Setup of lane 1:
Design top, start of the top module:
module top(
    input logic     clk, 
    input logic     SW, 
    input logic     BOOT, 
    input logic [63:0] seed,
    output logic    _48b, 
    output logic    _45a
);
Size in the first run: about 3300 cells after synthesis, roughly 140 flip-flops, about 69 I/O pins, roughly 26000 um2 of cells after synthesis.
Settings: LEC_CHECK=0, CAP_MARGIN=20, CELL_PAD_IN_SITES_DETAIL_PLACEMENT=0, CELL_PAD_IN_SITES_GLOBAL_PLACEMENT=1, CORE_ASPECT_RATIO=0.5, CORE_MARGIN=2, CORE_UTILIZATION=52, CTS_CLUSTER_DIAMETER=205, CTS_CLUSTER_SIZE=96, GPL_ROUTABILITY_DRIVEN=0, GPL_TIMING_DRIVEN=1, HOLD_SLACK_MARGIN=0.3, MIN_ROUTING_LAYER=met1, SETUP_SLACK_MARGIN=-0.58, SLEW_MARGIN=0, TNS_END_PERCENT=20; clock period 6.04 ns.
run.sh (not shown) runs the stock make flow with config.mk's settings and CLKGATE_MAP_FILE=.
The flow did not stop early for lane 1: all stages ran, and the layout cleared the timing, DRC and antenna checks.
What lane 2 does differently from lane 1 at the input level:
- a deleted CELL_PAD_IN_SITES_GLOBAL_PLACEMENT that had been 1
- a deleted GPL_ROUTABILITY_DRIVEN that had been 0
- a change of CORE_ASPECT_RATIO from 0.5 to 1.56
- a change of CORE_UTILIZATION from 52 to 72
- a deleted HOLD_SLACK_MARGIN that had been 0.3
[summary]
Comparing the two runs side by side, lane 2 comes out ahead of lane 1 on full die area. Looking at launching instance or port of the critical path, the u1.current_state[16] result is from lane 1; the u1.current_state[2] one comes from lane 2. Lane 2 vs. lane 1: xor and xnor area share after synthesis held steady, final routed wire length divided by cell count moved up.
> inputs changed (lane 2 -> lane 3)
- a change of CORE_UTILIZATION from 72 to 55
- a deleted CTS_CLUSTER_DIAMETER that had been 205
- a deleted TNS_END_PERCENT that had been 20
- a change of SETUP_SLACK_MARGIN from -0.58 to 0.98
- a change of CTS_CLUSTER_SIZE from 96 to 29
- a change of the clock period (ns, I/O delays scaled along) from 6.04 to 5.24
==> comparison <==
Diff lane 2 -> lane 3: setup slack went down 250 ps.
| total routing resource utilization after global routing | lane 3 vs lane 2 | 5.4 points lower |
When lane 3 is measured against lane 2, its layout filler cell count turns out about 27% higher.
On lane 3: shortest clock period the worst path allows after layout is 550 ps lower than what lane 2 gave.
In lane 3, worst slack on hold paths is higher than in lane 2.
Number of nets in the finished design: lane 3 higher than lane 2
Lane 3 completed every stage of the flow, and the final layout passed the timing, DRC and antenna checks.
Input changes introduced in lane 4 (baseline for comparison: lane 3):
- SETUP_SLACK_MARGIN changed from 0.98 to 1.62
- CTS_CLUSTER_SIZE removed (was 29)
- ABC_AREA newly set to 1
- SLEW_MARGIN changed from 0 to 20
- CORE_ASPECT_RATIO removed (was 1.56)
- TNS_END_PERCENT newly set to 30
- CORE_UTILIZATION changed from 55 to 57
- GPL_TIMING_DRIVEN removed (was 1)
- the clock period (ns, I/O delays scaled along) changed from 5.24 to 7.19
==> results <==
Lane 4 vs lane 3 — core area climbed by a little under 10%
In the metrics for lane 4 and lane 3, the one carrying the lower core utilization is lane 4.
Per the comparison of lane 4 with lane 3, number of buffers and inverters on the critical path went down; final hold slack fell by 8.5 ps; area of all placed cells without fillers fell about 14%.
[compare] base=lane 3 new=lane 4: global routing met2 resource utilization lost 8.6 points.


The RTL this note starts from:
==> flow/design.v <==
module values (
    input logic       clk,
    input logic       rst_n,       
    input logic       newframe,   
    input logic [5:0] pixel,       
    input logic [63:0] seed,       
    output logic [7:0] read_data,
    output logic [63:0] debug_grid  
);
    logic [63:0] current_state;
    logic [63:0] next_state;
    logic [31:0] frame_counter;    
    logic update_frame;            
    always_ff @(posedge clk) begin
        if (!rst_n) begin
            current_state <= seed;   
        end else if (newframe) begin
            current_state <= next_state;
        end
    end
    assign debug_grid = current_state;
always_comb begin 
    integer x_offset, y_offset;
    logic [5:0] neighbor_count[64];
    next_state = 64'b0;
    if (newframe) begin
        int neighbor_counter;
        logic [2:0] row;
        logic [2:0] col;
        logic is_alive;
        logic becomes_alive;
        for (int i = 0; i < 64; i++) begin
            neighbor_counter = 0;
            row = i / 8;  
            col = i % 8;   
            for (x_offset = -1; x_offset <= 1; x_offset = x_offset + 1) begin
                for (y_offset = -1; y_offset <= 1; y_offset = y_offset + 1) begin
                    if (!(x_offset == 0 && y_offset == 0)) begin
                        logic [5:0] neighbor_index;
                        logic [2:0] new_row, new_col;
                        if ((row + x_offset >= 0) && (row + x_offset < 8) &&
                            (col + y_offset >= 0) && (col + y_offset < 8)) begin
                            new_row = row + x_offset;
                            new_col = col + y_offset;
                            neighbor_index = new_row * 8 + new_col;
                            if (current_state[neighbor_index]) begin
                                neighbor_counter = neighbor_counter + 1;
                            end
                        end
                        else begin
                            neighbor_index =0;
                            new_row = 0;
                            new_col = 0;
                        end
                    end
                end
            end
            is_alive = current_state[i];
            becomes_alive = (is_alive && (neighbor_counter == 2 || neighbor_counter == 3)) ||
                (!is_alive && (neighbor_counter == 3));
            next_state[i] = becomes_alive;
        end
    end
    else begin
        next_state = current_state;  
        x_offset = 0;
        y_offset = 0;
    end
end
always_comb begin
    if (current_state[pixel]) begin
        read_data = 8'hFF;  
    end else begin
        read_data = 8'h00;  
    end
end
endmodule
module ws2812b(
    input logic clk, 
    input logic rst_n,
    input logic serial_in, 
    input logic transmit, 
    output logic ws2812b_out, 
    output logic shift
);
    localparam IDLE = 1'b0;  
    localparam TRANSMITTING = 1'b1;
    localparam T0_CYCLE_COUNT = 4'd5;
    localparam T1_CYCLE_COUNT = 4'd10;
    localparam MAX_CYCLE_COUNT = 4'd15;
    logic state;
    logic [3:0] cycle_count;
    logic bit_being_sent;
    always_ff @(posedge clk) begin
        if (!rst_n) begin
            state <= IDLE;
            cycle_count <= 4'd0;
            bit_being_sent <= 1'b0;
        end else
        unique case (state)
            IDLE:
                if (transmit == 1'b1) begin
                    state <= TRANSMITTING;  
                    cycle_count <= 4'd0;  
                    bit_being_sent <= serial_in;
                end
            TRANSMITTING:  
                if (transmit == 1'b0) begin
                    state <= IDLE;  
                end
                else if (cycle_count == MAX_CYCLE_COUNT - 1) begin  
                    cycle_count <= 4'd0;
                    bit_being_sent <= serial_in;
                end
                else begin
                    cycle_count <= cycle_count + 1;
                end
        endcase
    end
    always_comb begin
        if (state == TRANSMITTING)
            if (bit_being_sent == 1'b0)  
                ws2812b_out = (cycle_count < T0_CYCLE_COUNT);  
            else
                ws2812b_out = (cycle_count < T1_CYCLE_COUNT);  
        else
            ws2812b_out = 1'b0;  
    end
    assign shift = (state == TRANSMITTING) && (cycle_count == 4'd0);  
endmodule
module controller (
    input logic clk, 
    input logic rst_n,
    output logic load_sreg, 
    output logic transmit_pixel, 
    output logic [5:0] pixel, 
    output logic newframe
);
    localparam TRANSMIT_FRAME       = 1'b0;
    localparam IDLE                 = 1'b1;
    localparam [2:0] READ_CH_VALS   = 3'b001;
    localparam [2:0] LOAD_SREG      = 3'b010;
    localparam [2:0] TRANSMIT_PIXEL = 3'b100;
    localparam [8:0] TRANSMIT_CYCLES    = 9'd360;        
    localparam [19:0] IDLE_CYCLES       = 20'd3600;      
    logic state;
    logic next_state;
    logic [2:0] transmit_phase;
    logic [2:0] next_transmit_phase;
    logic [5:0] pixel_counter;
    logic [5:0] frame_counter;  
    logic [8:0] transmit_counter;
    logic [19:0] idle_counter;
    logic transmit_pixel_done;
    logic idle_done;
    assign transmit_pixel_done = (transmit_counter == TRANSMIT_CYCLES - 1);
    assign idle_done = (idle_counter == IDLE_CYCLES - 1);
    always_ff @(posedge clk) begin
        if (!rst_n) begin
            state <= TRANSMIT_FRAME;
            transmit_phase <= READ_CH_VALS;
        end else begin
            state <= next_state;
            transmit_phase <= next_transmit_phase;
        end
    end
    always_comb begin
        next_state = 1'bx;
        unique case (state)
            TRANSMIT_FRAME:
                if ((pixel_counter == 6'd0) && (transmit_pixel_done))
                    next_state = IDLE;
                else
                    next_state = TRANSMIT_FRAME;
            IDLE:
                if (idle_done)
                    next_state = TRANSMIT_FRAME;
                else
                    next_state = IDLE;
        endcase
    end
    always_comb begin
        next_transmit_phase = READ_CH_VALS;
        if (state == TRANSMIT_FRAME) begin
            case (transmit_phase)
                READ_CH_VALS:
                    next_transmit_phase = LOAD_SREG;
                LOAD_SREG:
                    next_transmit_phase = TRANSMIT_PIXEL;
                TRANSMIT_PIXEL:
                    next_transmit_phase = transmit_pixel_done ? READ_CH_VALS : TRANSMIT_PIXEL;
            endcase
        end
    end
    always_ff @(posedge clk) begin
        if (!rst_n) begin
            pixel_counter <= 6'd63;
        end else if ((state == TRANSMIT_FRAME) && transmit_pixel_done) begin
            pixel_counter <= pixel_counter - 1;
        end
    end
    always_ff @(posedge clk) begin
        if (!rst_n) begin
            newframe <= 1'b0;
            frame_counter <= 6'd0;
        end else if (idle_done) begin
            if (frame_counter == 6'd1) begin
                newframe <= 1'b1;
                frame_counter <= 6'd0;
            end else begin
                newframe <= 1'b0;
                frame_counter <= frame_counter + 6'd1;
            end
        end else begin
            newframe <= 1'b0;
        end
    end
    always_ff @(posedge clk) begin
        if (!rst_n) begin
            transmit_counter <= 9'd0;
        end else if (transmit_phase == TRANSMIT_PIXEL) begin
            transmit_counter <= transmit_counter + 1;
        end
        else begin
            transmit_counter <= 9'd0;
        end
    end
    always_ff @(posedge clk) begin
        if (!rst_n) begin
            idle_counter <= 20'd0;
        end else if (state == IDLE) begin
            idle_counter <= idle_counter + 1;
        end
        else begin
            idle_counter <= 20'd0;
        end
    end
    assign pixel = pixel_counter;
    assign load_sreg = (transmit_phase == LOAD_SREG);
    assign transmit_pixel = (transmit_phase == TRANSMIT_PIXEL);
endmodule
module top(
    input logic     clk, 
    input logic     SW, 
    input logic     BOOT, 
    input logic [63:0] seed,
    output logic    _48b, 
    output logic    _45a
);
    logic [7:0] read_data;
    logic [5:0] pixel;
    logic newframe; 
    logic [23:0] shift_reg;  
    logic load_sreg;
    logic transmit_pixel;
    logic shift; 
    logic ws2812b_out;
    logic [63:0] pixel_control;
    logic [63:0] next_pixel_control;  
    logic [5:0] pixel_index;  
    logic [1:0] flipper;  
    values u1 (
        .clk         (clk), 
        .rst_n       (SW),  
        .newframe    (newframe), 
        .pixel        (pixel),
        .seed        (seed),
        .read_data     (read_data),
        .debug_grid  ()
    );
    ws2812b u4 (  
        .clk            (clk), 
        .rst_n          (SW),
        .serial_in      (shift_reg[23]),  
        .transmit       (transmit_pixel),  
        .ws2812b_out    (ws2812b_out), 
        .shift          (shift)
    );
    controller u5 (
        .clk            (clk), 
        .rst_n          (SW),
        .load_sreg      (load_sreg), 
        .transmit_pixel (transmit_pixel), 
        .pixel          (pixel),  
        .newframe          (newframe)  
    );
    always_ff @(posedge clk) begin
        if (!SW) begin
            flipper = 2'b00;
            shift_reg <= 24'd0;
        end else begin
        if(newframe) begin
            flipper = flipper + 1;
            if (flipper == 2'b11) begin
                flipper = 2'b00;
            end
        end
        if (load_sreg) begin  
            unique case (flipper)
                2'b00:
                    shift_reg <= { read_data, 16'd0 };
                2'b01:
                    shift_reg <= { 8'd0, read_data, 8'd0 };
                2'b10:
                    shift_reg <= { 16'd0, read_data };
                2'b11:  
                    shift_reg <= { 16'd0, read_data };
            endcase
        end
        else if (shift) begin
            shift_reg <= { shift_reg[22:0], 1'b0 }; 
        end
        end
    end
    assign _48b = ws2812b_out;  
    assign _45a = ~ws2812b_out;  
endmodule
clock: 6.04 ns
lec_check: 0
cap_margin: 20
cell_pad_in_sites_detail_placement: 1
core_aspect_ratio: 1.56
core_margin: 6
core_utilization: 15
cts_cluster_diameter: 30
cts_cluster_size: 29
gpl_routability_driven: 1
gpl_timing_driven: 1
hold_slack_margin: 0.08
max_routing_layer: met4
min_routing_layer: met1
setup_slack_margin: 0.98
slew_margin: 0
The first run ran to the end with no violations.
Then changed:
CELL_PAD_IN_SITES_DETAIL_PLACEMENT = 0   (was 1)
CORE_MARGIN = 2   (was 6)
CORE_UTILIZATION = 72   (was 15)
CTS_CLUSTER_DIAMETER = default   (was 30)
GPL_ROUTABILITY_DRIVEN = default   (was 1)
HOLD_SLACK_MARGIN = default   (was 0.08)
MAX_ROUTING_LAYER = default   (was met4)
PLACE_DENSITY = 0.67   (was default)
SETUP_SLACK_MARGIN = default   (was 0.98)
clock period = 7.4 ns   (was 6.04 ns; I/O delays follow)
Result: The changed run passed the timing, DRC and antenna checks. Register-to-register slack gets better by 0.29 ns. Wire length drops by 21%. Utilization rises by 59 points. Non-clock buffer count drops by 44. Die size came out lower by 79%.
Then changed:
CORE_ASPECT_RATIO = 0.89   (was 1.56)
CORE_UTILIZATION = 63   (was 72)
CTS_CLUSTER_DIAMETER = 205   (was default)
HOLD_SLACK_MARGIN = -0.03   (was default)
PLACE_DENSITY = default   (was 0.67)
SETUP_SLACK_MARGIN = 0.98   (was default)
SLEW_MARGIN = 35   (was 0)
clock period = 4.96 ns   (was 7.4 ns; I/O delays follow)
Effect: First-iteration DRC count went up by 110%. Maximum frequency goes up by 31%. Hold slack hardly moves. Area after synthesis is unchanged. Final area rose by 32%. Die size is higher by 14%. Critical path depth falls by 1. Worst setup slack loses 1.0 ns.
Then changed:
CORE_UTILIZATION = 65   (was 63)
SETUP_SLACK_MARGIN = 0.57   (was 0.98)
TNS_END_PERCENT = 5   (was default)
After rerunning: Cell count went down by 6.4%. Via count is lower by 13%. Global-route usage went down by 3.2 points. Final area shrinks by 15%. Maximum frequency rose by 1.4%. Hold slack stays flat. Utilization came out lower by 11 points. Clock-buffer cell count came out higher by 1. Synthesized area does not change.
Then changed:
CORE_ASPECT_RATIO = 1.56   (was 0.89)
CORE_UTILIZATION = 51   (was 65)
CTS_CLUSTER_DIAMETER = default   (was 205)
HOLD_SLACK_MARGIN = default   (was -0.03)
SETUP_SLACK_MARGIN = 0.98   (was 0.57)
SLEW_MARGIN = 0   (was 35)
TNS_END_PERCENT = default   (was 5)
clock period = 5.23 ns   (was 4.96 ns; I/O delays follow)
After rerunning:
- worst hold slack is about the same
- sequential share of layout area fell by 1.5 points
Then changed:
CELL_PAD_IN_SITES_DETAIL_PLACEMENT = default   (was 0)
CORE_ASPECT_RATIO = default   (was 1.56)
CTS_CLUSTER_SIZE = default   (was 29)
GPL_TIMING_DRIVEN = default   (was 1)
MIN_ROUTING_LAYER = default   (was met1)
SETUP_SLACK_MARGIN = default   (was 0.98)
SLEW_MARGIN = 20   (was 0)
clock period = 5.96 ns   (was 5.23 ns; I/O delays follow)
Via count went down by 9.8%.
Clock skew hardly moves.
Sequential share of layout area grows by 2.7 points.
Register-to-register slack loses 0.13 ns.
Wire length came out lower by about 17%.
